==> flow/design.v (excerpt) <==
module mapper #(
    parameter DIM4_WIDTH = 8,  
    parameter DIM3_WIDTH = 8, 
    parameter DIM2_WIDTH = 8,  
    parameter DIM1_WIDTH = 8,
    parameter IDX4_WIDTH = 8,  
    parameter IDX3_WIDTH = 8, 
    parameter IDX2_WIDTH = 8,  
    parameter IDX1_WIDTH = 8,
    parameter ROW_MAJOR = 1,   
    parameter ADDR_WIDTH = 32 
)( 
    input  logic                        clk,            
    input  logic                        rst,            
    input  logic [DIM4_WIDTH - 1:0]     dim4, 
    input  logic [DIM3_WIDTH - 1:0]     dim3, 
    input  logic [DIM2_WIDTH - 1:0]     dim2,
    input  logic [DIM1_WIDTH - 1:0]     dim1,
    input  logic [IDX4_WIDTH - 1:0]     idx4,
    input  logic [IDX3_WIDTH - 1:0]     idx3, 
    input  logic [IDX2_WIDTH - 1:0]     idx2,
    input  logic [IDX1_WIDTH - 1:0]     idx1,
    input  logic [ADDR_WIDTH - 1:0]     base_addr,
    output logic [ADDR_WIDTH - 1:0]     addr
);
Size in the first run: ~0.026 mm² of cells after synthesis.
export LEC_CHECK = 0
export CAP_MARGIN = 35
export CORE_MARGIN = 2
export CORE_UTILIZATION = 72
export CTS_CLUSTER_SIZE = 36
export HOLD_SLACK_MARGIN = 0.23
export PLACE_DENSITY_LB_ADDON = 0.26
export SLEW_MARGIN = 20
create_clock -name core_clock -period 8.04 [get_ports {clk}]
run.sh (not shown) runs the stock make flow with config.mk's settings and CLKGATE_MAP_FILE=.
The starting point reached the layout checks and failed them: negative setup slack.
Next try:
Settings changed: CAP_MARGIN 35 to 20, CORE_UTILIZATION 72 to 58, CTS_CLUSTER_SIZE 36 to default, HOLD_SLACK_MARGIN 0.23 to default, PLACE_DENSITY_LB_ADDON 0.26 to default, SETUP_SLACK_MARGIN from default to -0.6.
Clock period 8.04 ns to 6.09 ns, I/O delays scaled along.
=> The changed run ran to the end with violations: negative setup slack. Setup slack got worse by 1.2 ns. Worst hold slack improved by 0.047 ns. Routed wire length is lower by 4.5%.
Next try:
Settings changed: CAP_MARGIN 20 to 0, CORE_UTILIZATION 58 to 72, SETUP_SLACK_MARGIN -0.6 to default.
Clock period 6.09 ns to 6.22 ns, I/O delays scaled along.
Outcome: The changed run ran to the end with violations: negative setup slack. Core utilization grows by 16 points. Clock-buffer cell count grows by 1. Global-route usage grows by 9.0 points. Clock skew hardly moves. Cell count shrinks by a few percent.
Next try:
Settings changed: ABC_AREA from default to 0, CAP_MARGIN 0 to 20, CORE_ASPECT_RATIO from default to 0.91, CTS_CLUSTER_DIAMETER from default to 400, CTS_CLUSTER_SIZE from default to 92, HOLD_SLACK_MARGIN from default to 0.3, PLACE_DENSITY_LB_ADDON from default to 0.0, SETUP_SLACK_MARGIN from default to 0.83, TNS_END_PERCENT from default to 40.
Result:
- The changed run reached the layout checks and failed them: negative setup slack
- routed wire length goes up by 13%
- clock-buffer cell count increases by 1
- cell count rose by about 0.7%
- via count increases by 4.5%
- worst hold slack degrades by 0.037 ns


Starting RTL as in the previous note.
Settings: LEC_CHECK=0, CAP_MARGIN=20, CELL_PAD_IN_SITES_DETAIL_PLACEMENT=1, CELL_PAD_IN_SITES_GLOBAL_PLACEMENT=1, CORE_MARGIN=4, CORE_UTILIZATION=31, GPL_TIMING_DRIVEN=0, MAX_ROUTING_LAYER=met4, PLACE_DENSITY_LB_ADDON=0.18, SETUP_SLACK_MARGIN=2.0, SLEW_MARGIN=20; clock period 8.09 ns.
The starting point finished but fails on negative setup slack.
Change:
==> flow/config.mk (replaced) <==
export PLATFORM = sky130hd
export DESIGN_NAME = mapper
export DESIGN_NICKNAME = mapper
export VERILOG_FILES = /design/flow/design.v
export SDC_FILE = /design/flow/constraint.sdc
export NUM_CORES = 4
export LEC_CHECK = 0
export CAP_MARGIN = 20
export CORE_MARGIN = 2
export CORE_UTILIZATION = 61
export CTS_CLUSTER_SIZE = 100
export SLEW_MARGIN = 20
==> flow/constraint.sdc (replaced) <==
create_clock -name core_clock -period 18.4 [get_ports {clk}]
set_input_delay 3.6800 -clock core_clock [delete_from_list [all_inputs] [get_ports {clk}]]
set_output_delay 3.6800 -clock core_clock [all_outputs]
set_load 0.01 [all_outputs]
What happened: Now the flow finished clean; global-route usage rises by 10 points; clock-buffer cell count is unchanged; critical path depth rises by 1; clock skew rises by 0.0058 ns; final area falls by 9.6%; area after synthesis does not change.


run A:
Starting RTL as in the previous note.
==> flow/config.mk <==
export PLATFORM = sky130hd
export DESIGN_NAME = mapper
export DESIGN_NICKNAME = mapper
export VERILOG_FILES = /design/flow/design.v
export SDC_FILE = /design/flow/constraint.sdc
export NUM_CORES = 4
export LEC_CHECK = 0
export ABC_AREA = 1
export CAP_MARGIN = 20
export CORE_ASPECT_RATIO = 0.5
export CORE_MARGIN = 2
export CORE_UTILIZATION = 72
export CTS_CLUSTER_DIAMETER = 375
export CTS_CLUSTER_SIZE = 100
export SLEW_MARGIN = 20
export TNS_END_PERCENT = 10
==> flow/constraint.sdc <==
create_clock -name core_clock -period 10.1 [get_ports {clk}]
set_input_delay 2.0200 -clock core_clock [delete_from_list [all_inputs] [get_ports {clk}]]
set_output_delay 2.0200 -clock core_clock [all_outputs]
set_load 0.01 [all_outputs]
Here is what was changed in the inputs of run B compared with run A.
# run A
export LEC_CHECK = 0
export ABC_AREA = 1
export CAP_MARGIN = 20
export CORE_ASPECT_RATIO = 0.5
export CORE_MARGIN = 2
export CORE_UTILIZATION = 72
export CTS_CLUSTER_DIAMETER = 375
export CTS_CLUSTER_SIZE = 100
export SLEW_MARGIN = 20
export TNS_END_PERCENT = 10
create_clock -name core_clock -period 10.1 [get_ports {clk}]
# run B
export LEC_CHECK = 0
export CAP_MARGIN = 20
export CORE_MARGIN = 2
export CORE_UTILIZATION = 65
export SLEW_MARGIN = 20
create_clock -name core_clock -period 11.2 [get_ports {clk}]
### Flow results
Delta (run B minus run A): synthesized chip area reported by yosys has decreased, post-placement cell count has decreased, synthesized area has decreased.
Comparing data arrival time of the worst path for run A and run B, the smaller number came from run A.
Between run A and run B, the flow reports well-tap cell count decreasing slightly.
Die span in x in run B is 82 µm lower than in run A
Run A and run B ended up with nearly the same total global routing overflow.
On run B: minimum setup slack among reg-to-reg paths is 0.21 ns higher than what run A gave.
Input changes introduced in run C (baseline for comparison: run B):
# run B
export LEC_CHECK = 0
export CAP_MARGIN = 20
export CORE_MARGIN = 2
export CORE_UTILIZATION = 65
export SLEW_MARGIN = 20
create_clock -name core_clock -period 11.2 [get_ports {clk}]
# run C
export LEC_CHECK = 0
export CAP_MARGIN = 20
export CORE_MARGIN = 2
export CORE_UTILIZATION = 40
export SETUP_SLACK_MARGIN = 2.61
export SLEW_MARGIN = 20
create_clock -name core_clock -period 11.2 [get_ports {clk}]
## What came out
Total number of cells along the worst setup path in run C is about 3% lower than in run B
The run showing the smaller die area is run B.
